== run 1 ==
## DATAPATH_CON_PIPELINE
module DATAPATH_CON_PIPELINE(clk,reset,imem_addr,imem_rdata,dmem_addr,dmem_wdata,dmem_we,dmem_rdata);
clock: 7.5 ns
lec_check: 0
cap_margin: 20
core_margin: 2
core_utilization: 40
slew_margin: 20
run.sh (not shown) runs the stock make flow with config.mk's settings and CLKGATE_MAP_FILE=.
Modified inputs, run 2 compared to run 1
- CORE_ASPECT_RATIO newly set to 0.83
- CORE_MARGIN changed from 2 to 5
- CELL_PAD_IN_SITES_DETAIL_PLACEMENT newly set to 2
- GPL_ROUTABILITY_DRIVEN newly set to 0
- CTS_CLUSTER_DIAMETER newly set to 99
- MAX_ROUTING_LAYER newly set to met4
- ABC_AREA newly set to 0
- GPL_TIMING_DRIVEN newly set to 0
- SLEW_MARGIN changed from 20 to 30
- HOLD_SLACK_MARGIN newly set to 0.3
- CORE_UTILIZATION changed from 40 to 43
- CELL_PAD_IN_SITES_GLOBAL_PLACEMENT newly set to 2
Notes after the runs:
Run 2: full flow OK, the timing, DRC and antenna checks passed. Against run 1, final area in run 2 came out worse. Run 2 vs. run 1: later-pin clock latency in the skew report picked up an extra 0.02 ns, combinational power share picked up an extra 0.8 points. Re post-place instance area: run 2 is 2.9% up on run 1. Switching power up about 11% in run 2 wrt run 1. Re total wire length after detailed routing: run 1 and run 2 aren't equal, and the lower value belongs to run 1. Flip-flop count: run 2 vs run 1 identical. Going from run 1 to run 2, shortest clock period the worst path allows after layout grows by 0.53 ns.
The inputs of run 3 differ from those of run 2 as listed below.
- CELL_PAD_IN_SITES_GLOBAL_PLACEMENT: 2 -> 3
- CORE_MARGIN: 5 -> 2
- CTS_CLUSTER_DIAMETER: 99 -> unset
- ABC_AREA: 0 -> unset
- SLEW_MARGIN: 30 -> 20
- GPL_TIMING_DRIVEN: 0 -> unset
- CORE_ASPECT_RATIO: 0.83 -> 1.05
- PLACE_DENSITY_LB_ADDON: unset -> 0.15
- CELL_PAD_IN_SITES_DETAIL_PLACEMENT: 2 -> unset
- MIN_ROUTING_LAYER: unset -> met2
- CORE_UTILIZATION: 43 -> 30
- HOLD_SLACK_MARGIN: 0.3 -> unset
- the clock period (ns, I/O delays scaled along): 7.5 -> 8.17
Notes after the runs:
- Against run 2, run 3 reports a sum of internal, switching and leakage power that is lower.
- Run 3 reports a higher clock tree buffer count of the final layout than run 2 does.
- Area of the core delta for run 3 relative to run 2: 43% higher
- Ratio of total power to cell area on run 3 is down relative to run 2.
- | share of the final layout cell area in sequential cells | run 3 vs run 2 | 0.48 points higher |
- Portion of total power attributed to combinational logic: run 3 lower than run 2
- Run 2 has a lower number of standard cells in the final layout excluding fillers than run 3.
- Startpoint of the most critical setup path: call_mem_wb.dest_out[3] -> run 3, call_mem_wb.dest_out[1] -> run 2
- Run 3 reports a lower non-clock buffer count than run 2 does.
- Going from run 2 to run 3, filler cell count in the final layout grows by 6765.
Setup changes, run 3 to run 4
- changing CORE_UTILIZATION from 30 to 72
- removing CELL_PAD_IN_SITES_GLOBAL_PLACEMENT (formerly 3)
- removing CORE_ASPECT_RATIO (formerly 1.05)
- removing MAX_ROUTING_LAYER (formerly met4)
- removing PLACE_DENSITY_LB_ADDON (formerly 0.15)
- removing MIN_ROUTING_LAYER (formerly met2)
- removing GPL_ROUTABILITY_DRIVEN (formerly 0)
- changing the clock period (ns, I/O delays scaled along) from 8.17 to 3.18
==> comparison <==
| area of the core | run 4 vs run 3 | better |
STATUS worst slack after detailed placement: run 4 loses against run 3
Run 3 completed; timing, DRC and antenna clean
Status(run 4) = ERROR, stage = clock tree synthesis (4_1_cts)
As far as post-synthesis xor/xnor area fraction goes, run 3 and run 4 are indistinguishable; the numbers are identical.
Run 4 vs run 3: die size down in run 4
Run 4 gives less number of core rows than run 3 did.
Modified inputs, run 5 compared to run 4
- putting CELL_PAD_IN_SITES_DETAIL_PLACEMENT at 1 where nothing was set
- swapping 72 for 40 in CORE_UTILIZATION
- putting CTS_CLUSTER_DIAMETER at 20 where nothing was set
- swapping 3.18 for 7.5 in the clock period (ns, I/O delays scaled along)
### Flow results
Per the final summary, run 5 finished and its layout is clean on timing, DRC and antenna. From run 4 to run 5, I/O pin count did not move at all. The run showing the smaller total die size is run 4. When run 5 is measured against run 4, its half-perimeter wire length after detailed placement turns out about 17% lower. The width of the die of run 5 exceeds that of run 4 by about 34%. Compared with run 4, run 5 shows a final weighted congestion in routability-driven placement that is 0.087 lower. When run 5 is measured against run 4, its placed instance count turns out 407 higher. Die extent in y (run 5 vs. run 4) increases by more than a quarter.
Power and IR drop assume default switching activity.
